==> onyx: inputs <==
// array_mult_top
module array_mult_top (
    input             clk,
    input      [15:0] a,
    input      [15:0] b,
    output reg [31:0] p
);
Settings: LEC_CHECK=0, CAP_MARGIN=20, CORE_MARGIN=9, CORE_UTILIZATION=17, CTS_CLUSTER_DIAMETER=96, CTS_CLUSTER_SIZE=40, GPL_ROUTABILITY_DRIVEN=1, GPL_TIMING_DRIVEN=0, MIN_ROUTING_LAYER=met2, PLACE_DENSITY=0.91, SETUP_SLACK_MARGIN=1.22, SLEW_MARGIN=15, TNS_END_PERCENT=25; clock period 12.0 ns.
run.sh (not shown) runs the stock make flow with config.mk's settings and CLKGATE_MAP_FILE=.
==> fjord: changes against onyx <==
- CORE_MARGIN: 9 -> 2
- CORE_UTILIZATION: 17 -> 40
- CTS_CLUSTER_DIAMETER: 96 -> not set
- CTS_CLUSTER_SIZE: 40 -> not set
- GPL_ROUTABILITY_DRIVEN: 1 -> not set
- GPL_TIMING_DRIVEN: 0 -> not set
- MIN_ROUTING_LAYER: met2 -> not set
- PLACE_DENSITY: 0.91 -> 0.6
- SETUP_SLACK_MARGIN: 1.22 -> not set
- SLEW_MARGIN: 15 -> 20
- TNS_END_PERCENT: 25 -> not set
==> flow/constraint.sdc (replaced) <==
create_clock -name core_clock -period 19.6 [get_ports {clk}]
set_input_delay 3.9200 -clock core_clock [delete_from_list [all_inputs] [get_ports {clk}]]
set_output_delay 3.9200 -clock core_clock [all_outputs]
set_load 0.01 [all_outputs]
==> willow: changes against onyx <==
- CAP_MARGIN: 20 -> 0
- CORE_UTILIZATION: 17 -> 59
- CTS_CLUSTER_DIAMETER: 96 -> not set
- CTS_CLUSTER_SIZE: 40 -> 93
- SETUP_SLACK_MARGIN: 1.22 -> 3.33
- TNS_END_PERCENT: 25 -> 50
==> garnet: changes against onyx <==
- CORE_MARGIN: 9 -> 2
- CORE_UTILIZATION: 17 -> 59
- CTS_CLUSTER_DIAMETER: 96 -> not set
- CTS_CLUSTER_SIZE: 40 -> not set
- GPL_ROUTABILITY_DRIVEN: 1 -> not set
- GPL_TIMING_DRIVEN: 0 -> not set
- MIN_ROUTING_LAYER: met2 -> not set
- PLACE_DENSITY: 0.91 -> not set
- SETUP_SLACK_MARGIN: 1.22 -> 2.76
- SLEW_MARGIN: 15 -> 20
- TNS_END_PERCENT: 25 -> not set
==> flow/constraint.sdc (replaced) <==
create_clock -name core_clock -period 13.6 [get_ports {clk}]
set_input_delay 2.7200 -clock core_clock [delete_from_list [all_inputs] [get_ports {clk}]]
set_output_delay 2.7200 -clock core_clock [all_outputs]
set_load 0.01 [all_outputs]
==> results.txt <==
Main metrics from the flow reports.

The standard cell area after detailed placement is between 0.009 and 0.01 mm^2. The run did not pass the layout checks because of negative setup slack. The slack of the critical path is -5.28 ns.

The first routing iteration left ~66 violations. The setup violation total in the final timing report is 16. The number of global-route vias before repair was roughly 5400. The count of warning messages emitted by the tools came out at 31. The flow ran to the end, but the layout failed its checks.

After layout, the minimum clock period comes to about 19 ns. Across the routed clock network, the largest skew measured is 0.0114 ns. The final design instance area without fill came out at about 0.0097 mm^2. The number of vias in the routed layout came out at 4544. The data required time reported for the critical path is roughly 14 ns. The floorplan core area is 0.0133 mm^2.
That was garnet.
==> results.txt <==
Main metrics from the flow reports.

The number of vias in the routed layout came out at between 6000 and 7000. The standard cell area after detailed placement came out at 0.00937 mm^2. The setup violation total in the final timing report is 18. The reasons given for failing layout checks are negative setup slack. The flow ran to the end, but the layout failed its checks. The slack of the critical path came out at -7.39 ns. The required time reported for the critical path endpoint is roughly 12 ns.

The initial DRC count came out at approximately 1100. In this run the standard cell core region covers 0.0134 mm^2. The number of global-route vias before repair came to 8175.
That was willow.
==> results.txt <==
Main metrics from the flow reports.

The flow ran to the end, but the layout failed its checks. A clean result was blocked by negative setup slack. The number of vias in the routed layout is 6618. The required time reported for the critical path endpoint came out at about 12 ns. Endpoints with negative setup slack in the final report add up to 18. The number of warnings reported in the stage logs is 30. The initial DRC count is 1300.

Setup slack on the critical path of the routed design comes to -7.50 ns.
That was onyx.
==> results.txt <==
Main metrics from the flow reports.

Per the detailed placement report, the placed cell area equals between 0.008 and 0.009 mm^2. The worst setup skew after layout came out at 0.0119 ns. On met1, the global router reports a usage of 0.152. The required time reported for the critical path endpoint came out at around 20 ns. The minimum clock period came out at slightly below 20 ns. The floorplan core area is approximately 0.02 mm^2.

The largest net degree at the start of global routing came out at 17. The final design instance area without fill came out at around 0.0096 mm^2. The number of global-route vias before repair is approximately 5300. From the final report, the count of setup violators was given as 0. The flow ran to the end and the layout has no timing, DRC or antenna violations. The number of vias in the routed layout came out at approximately 4500. The slack of the critical path is about 0.38 ns. The number of warnings reported in the stage logs is 27. The initial DRC count came out at 58.
That was fjord.

---

==> run F <==
==> flow/design.v <==
`timescale 1ns/1ps
module array_mult_top (
    input             clk,
    input      [15:0] a,
    input      [15:0] b,
    output reg [31:0] p
);
    reg  [15:0] a_q, b_q;
    wire [31:0] prod;
    array_multiplier u_mult (
        .in_A(a_q),
        .in_B(b_q),
        .prod_out(prod)
    );
    always @(posedge clk) begin
        a_q <= a;
        b_q <= b;
        p   <= prod;
    end
endmodule

`timescale 1ns/1ps
module array_multiplier (
    input  [15:0] in_A,
    input  [15:0] in_B,
    output [31:0] prod_out
);
    wire [15:0] pp [15:0];   
    genvar i, j;
    generate
        for (i = 0; i < 16; i = i + 1) begin : GEN_PP_ROW
            for (j = 0; j < 16; j = j + 1) begin : GEN_PP_COL
                assign pp[i][j] = in_A[j] & in_B[i];
            end
        end
    endgenerate
    wire [31:0] row_sum [15:0];
    wire [31:0] row_carry [15:0];
    assign row_sum[0]   = {16'b0, pp[0]};
    assign row_carry[0] = 32'b0;
    genvar r;
    generate
        for (r = 1; r < 16; r = r + 1) begin : ADDER_ROWS
            wire [31:0] shifted_pp = { {16 - r{1'b0}}, pp[r], {r{1'b0}} };
            adder32 ADD_STAGE (
                .in_a(row_sum[r-1]),
                .in_b(shifted_pp),
                .cin(1'b0),
                .sum(row_sum[r]),
                .cout(row_carry[r])
            );
        end
    endgenerate
    assign prod_out = row_sum[15];
endmodule
module adder32 (
    input  [31:0] in_a,
    input  [31:0] in_b,
    input         cin,
    output [31:0] sum,
    output        cout
);
    wire [31:0] carry;
    genvar k;
    full_adder FA0 (.a(in_a[0]), .b(in_b[0]), .cin(cin), .sum(sum[0]), .cout(carry[0]));
    generate
        for (k = 1; k < 32; k = k + 1) begin : FA_CHAIN
            full_adder FAi (.a(in_a[k]), .b(in_b[k]), .cin(carry[k-1]), .sum(sum[k]), .cout(carry[k]));
        end
    endgenerate
    assign cout = carry[31];
endmodule
module full_adder (
    input  a,
    input  b,
    input  cin,
    output sum,
    output cout
);
    assign sum  = a ^ b ^ cin;
    assign cout = (a & b) | (b & cin) | (a & cin);
endmodule
==> flow/run.sh <==
#!/bin/bash
# the make line also repeats each setting of config.mk as NAME=value (left out here)
make -C /OpenROAD-flow-scripts/flow DESIGN_CONFIG=/design/flow/config.mk WORK_HOME=/design/flow/orfs CLKGATE_MAP_FILE= finish
==> flow/config.mk <==
export PLATFORM = sky130hd
export DESIGN_NAME = array_mult_top
export DESIGN_NICKNAME = array_mult_top
export VERILOG_FILES = /design/flow/design.v
export SDC_FILE = /design/flow/constraint.sdc
export NUM_CORES = 4
export LEC_CHECK = 0
export ABC_AREA = 1
export CAP_MARGIN = 25
export CORE_MARGIN = 2
export CORE_UTILIZATION = 72
export CTS_CLUSTER_DIAMETER = 204
export CTS_CLUSTER_SIZE = 25
export GPL_ROUTABILITY_DRIVEN = 0
export GPL_TIMING_DRIVEN = 1
export MIN_ROUTING_LAYER = met1
export PLACE_DENSITY_LB_ADDON = 0.18
export SLEW_MARGIN = 15
export TNS_END_PERCENT = 95
==> flow/constraint.sdc <==
create_clock -name core_clock -period 16.4 [get_ports {clk}]
set_input_delay 3.2800 -clock core_clock [delete_from_list [all_inputs] [get_ports {clk}]]
set_output_delay 3.2800 -clock core_clock [all_outputs]
set_load 0.01 [all_outputs]
==> run G (differences from run F) <==
==> flow/config.mk (replaced) <==
export PLATFORM = sky130hd
export DESIGN_NAME = array_mult_top
export DESIGN_NICKNAME = array_mult_top
export VERILOG_FILES = /design/flow/design.v
export SDC_FILE = /design/flow/constraint.sdc
export NUM_CORES = 4
export LEC_CHECK = 0
export CAP_MARGIN = 20
export CORE_MARGIN = 2
export CORE_UTILIZATION = 40
export PLACE_DENSITY = 0.6
export SLEW_MARGIN = 20
==> flow/constraint.sdc (replaced) <==
create_clock -name core_clock -period 20.4 [get_ports {clk}]
set_input_delay 4.0800 -clock core_clock [delete_from_list [all_inputs] [get_ports {clk}]]
set_output_delay 4.0800 -clock core_clock [all_outputs]
set_load 0.01 [all_outputs]
==> results <==
metric	run F	run G
Run status	failed layout checks	timing/DRC/antenna clean
Layout check failures	negative setup slack	-
Fill count	661	1,820
Die height	115 microns	147 microns
Instance area at placement	9480 sq um	8830 sq um
Endpoint required time on the critical path	16.69 ns	20.69 ns
Clock Skew	0.00965 ns	0.00852 ns
Final setup vio count	8	0
Placed wire-length estimate after detailed placement	12,300 microns	10,300 microns
Tapcells inserted	147	270
Adders+Majority by Area	53.2%	57.5%
Per-instance average area after synthesis	9.41 sq um	12.0 sq um
Hold Path Origin	a_q[0]$_DFF_P_	a_q[1]$_DFF_P_
Met1 Routed Length	5490 microns	4520 microns
Number of standard cells reported by yosys	936	680
Distinct lib cells	7	9
Synthesized instance count	936	680
Width of the die	115 microns	147 microns
Worst slack after detailed placement	-2.87 ns	0.0518 ns
Max FO, Critical Path	3	8
Instance count along the most critical hold path	3	2
Sequential cell area in the final layout	1290 sq um	1290 sq um
Final design utilization	82.8%	46.1%
Worst Hold Path EP	p[0]$_DFF_P_	p[1]$_DFF_P_

---

==> trial 5 <==
Starts from the design.v that is shown in full above.
export LEC_CHECK = 0
export CAP_MARGIN = 20
export CORE_ASPECT_RATIO = 1.36
export CORE_MARGIN = 8
export CORE_UTILIZATION = 33
export CTS_CLUSTER_DIAMETER = 171
export CTS_CLUSTER_SIZE = 28
export PLACE_DENSITY_LB_ADDON = 0.04
export SETUP_SLACK_MARGIN = -0.63
export SLEW_MARGIN = 20
export TNS_END_PERCENT = 10
create_clock -name core_clock -period 20.0 [get_ports {clk}]
==> inputs of build 60, as changes to trial 5 <==
- CELL_PAD_IN_SITES_DETAIL_PLACEMENT: unset -> 2
- CORE_ASPECT_RATIO: 1.36 -> 1.92
- CORE_MARGIN: 8 -> 2
- CORE_UTILIZATION: 33 -> 40
- CTS_CLUSTER_DIAMETER: 171 -> unset
- CTS_CLUSTER_SIZE: 28 -> unset
- PLACE_DENSITY_LB_ADDON: 0.04 -> unset
- SETUP_SLACK_MARGIN: -0.63 -> unset
- TNS_END_PERCENT: 10 -> unset
==> Slide: Implementation Results <==
Synthesis and Place & Route Summary

Outcome
  – Run status: timing/DRC/antenna clean

Layout
  – ClkCell Share: roughly 3.3%
  – Comb area share: slightly below 70%

Final timing
  – Min cycle time layout: between 15 and 20 ns
That was trial 5.
==> Slide: Implementation Results <==
Synthesis and Place & Route Summary

Worst setup path
  – Arrival time of the worst setup path: between 20 and 25 ns
  – R2R setup slack: 0.29 ns
  – Required @ worst endpoint: just over 20 ns

Outcome
  – Run status: timing/DRC/antenna clean

Final timing
  – Min cycle time layout: 19.71 ns

Synth
  – Post-Synthesis Cells: approximately 680
That was build 60.

---

==> 03-15: inputs <==
RTL: the design.v shown in full above, as it stands there.
Settings: LEC_CHECK=0, CAP_MARGIN=20, CELL_PAD_IN_SITES_DETAIL_PLACEMENT=2, CELL_PAD_IN_SITES_GLOBAL_PLACEMENT=1, CORE_MARGIN=2, CORE_UTILIZATION=40, CTS_CLUSTER_SIZE=65, MAX_ROUTING_LAYER=met4, PLACE_DENSITY=0.6, SLEW_MARGIN=5; clock period 20.0 ns.
==> 09-03: changes against 03-15 <==
Settings changed: CELL_PAD_IN_SITES_DETAIL_PLACEMENT 2 to unset, CELL_PAD_IN_SITES_GLOBAL_PLACEMENT 1 to unset, CORE_UTILIZATION 40 to 72, CTS_CLUSTER_SIZE 65 to 14, MAX_ROUTING_LAYER met4 to unset, PLACE_DENSITY 0.6 to unset, PLACE_DENSITY_LB_ADDON set to 0.03, SETUP_SLACK_MARGIN set to 2.75, SLEW_MARGIN 5 to 20, TNS_END_PERCENT set to 5.
==> 03-02: changes against 03-15 <==
Settings changed: ABC_AREA set to 0, CELL_PAD_IN_SITES_DETAIL_PLACEMENT 2 to unset, CELL_PAD_IN_SITES_GLOBAL_PLACEMENT 1 to unset, CORE_ASPECT_RATIO set to 0.5, CORE_UTILIZATION 40 to 53, CTS_CLUSTER_DIAMETER set to 322, CTS_CLUSTER_SIZE 65 to 100, GPL_TIMING_DRIVEN set to 1, MAX_ROUTING_LAYER met4 to unset, SLEW_MARGIN 5 to 20, TNS_END_PERCENT set to 20.
==> CHANGELOG.md <==
### Physical design

- Status: timing/DRC/antenna clean
- Max Clk Rate: 0.0518 GHz
- Vias/cell: 5.28
- Placed Instance Area: 8840 µm²
- FF-to-FF path depth: 55
- Combinational share of cell area: 69.9%
-- figures above: 09-03

==> CHANGELOG.md <==
### Physical design

- Status: timing/DRC/antenna clean
- Avg Cell Area, Syn: 12.0 µm²
- Vias in the first global route: 5870
- Latest clock arrival within the worst-skew pair: 0.35 ns
- Max FO, Critical Path: 5
- Worst hold path endpoint: p[1]
- Combinational share of cell area: 68.5%
- Seq cells: 64
- Vias/cell: 4.54
- Placed Instance Area: 8860 µm²
- Max Clk Rate: 0.0510 GHz
-- figures above: 03-15

==> CHANGELOG.md <==
### Physical design

- Status: timing/DRC/antenna clean
- Setup Buffers After CTS: 1
- #MultiIn Comb: 496
- Max Clk Rate: 0.0515 GHz
- Num ports: 65
- First-pass GRT wire length: about 23 mm
- Mapped Nets: 953
- Vias/cell: between 4 and 5
- Placed Instance Area: approximately 8800 µm²
- FF-to-FF path depth: 49
-- figures above: 03-02


---

==> 12-12 <==
Starts from the design.v that is shown in full above.
export LEC_CHECK = 0
export CAP_MARGIN = 20
export CORE_MARGIN = 9
export CORE_UTILIZATION = 17
export CTS_CLUSTER_DIAMETER = 96
export CTS_CLUSTER_SIZE = 40
export GPL_ROUTABILITY_DRIVEN = 1
export GPL_TIMING_DRIVEN = 0
export MIN_ROUTING_LAYER = met2
export PLACE_DENSITY = 0.91
export SETUP_SLACK_MARGIN = 1.17
export SLEW_MARGIN = 25
export TNS_END_PERCENT = 75
create_clock -name core_clock -period 12.0 [get_ports {clk}]
==> 03-18: changes against 12-12 <==
- ABC_AREA: unset -> 1
- CORE_MARGIN: 9 -> 2
- CORE_UTILIZATION: 17 -> 68
- CTS_CLUSTER_DIAMETER: 96 -> unset
- CTS_CLUSTER_SIZE: 40 -> unset
- GPL_ROUTABILITY_DRIVEN: 1 -> unset
- GPL_TIMING_DRIVEN: 0 -> unset
- MIN_ROUTING_LAYER: met2 -> unset
- PLACE_DENSITY: 0.91 -> 0.6
- SETUP_SLACK_MARGIN: 1.17 -> unset
- SLEW_MARGIN: 25 -> 20
- TNS_END_PERCENT: 75 -> unset
==> flow/constraint.sdc (replaced) <==
create_clock -name core_clock -period 24.6 [get_ports {clk}]
set_input_delay 4.9200 -clock core_clock [delete_from_list [all_inputs] [get_ports {clk}]]
set_output_delay 4.9200 -clock core_clock [all_outputs]
set_load 0.01 [all_outputs]
==> 04-25: changes against 12-12 <==
- ABC_AREA: unset -> 1
- CORE_MARGIN: 9 -> 2
- CORE_UTILIZATION: 17 -> 72
- CTS_CLUSTER_DIAMETER: 96 -> unset
- CTS_CLUSTER_SIZE: 40 -> unset
- GPL_ROUTABILITY_DRIVEN: 1 -> unset
- GPL_TIMING_DRIVEN: 0 -> unset
- MIN_ROUTING_LAYER: met2 -> unset
- PLACE_DENSITY: 0.91 -> 0.6
- SETUP_SLACK_MARGIN: 1.17 -> unset
- SLEW_MARGIN: 25 -> 20
- TNS_END_PERCENT: 75 -> unset
==> flow/constraint.sdc (replaced) <==
create_clock -name core_clock -period 18.9 [get_ports {clk}]
set_input_delay 3.7800 -clock core_clock [delete_from_list [all_inputs] [get_ports {clk}]]
set_output_delay 3.7800 -clock core_clock [all_outputs]
set_load 0.01 [all_outputs]
==> results <==
The lowest setup slack belongs to 12-12, the highest to 03-18.
Of 03-18 and 04-25, 04-25 has the higher maximum frequency (gap 6.0%, measured against 04-25).
The highest core utilization belongs to 04-25, the lowest to 12-12.
The highest die size belongs to 12-12, the lowest to 04-25.
Register-to-register slack: 03-18 is better than 04-25 (4500 ps).
03-18 passed the timing, design-rule and antenna checks. 12-12 finished but fails on setup timing. 04-25 produced a layout that fails on setup timing.
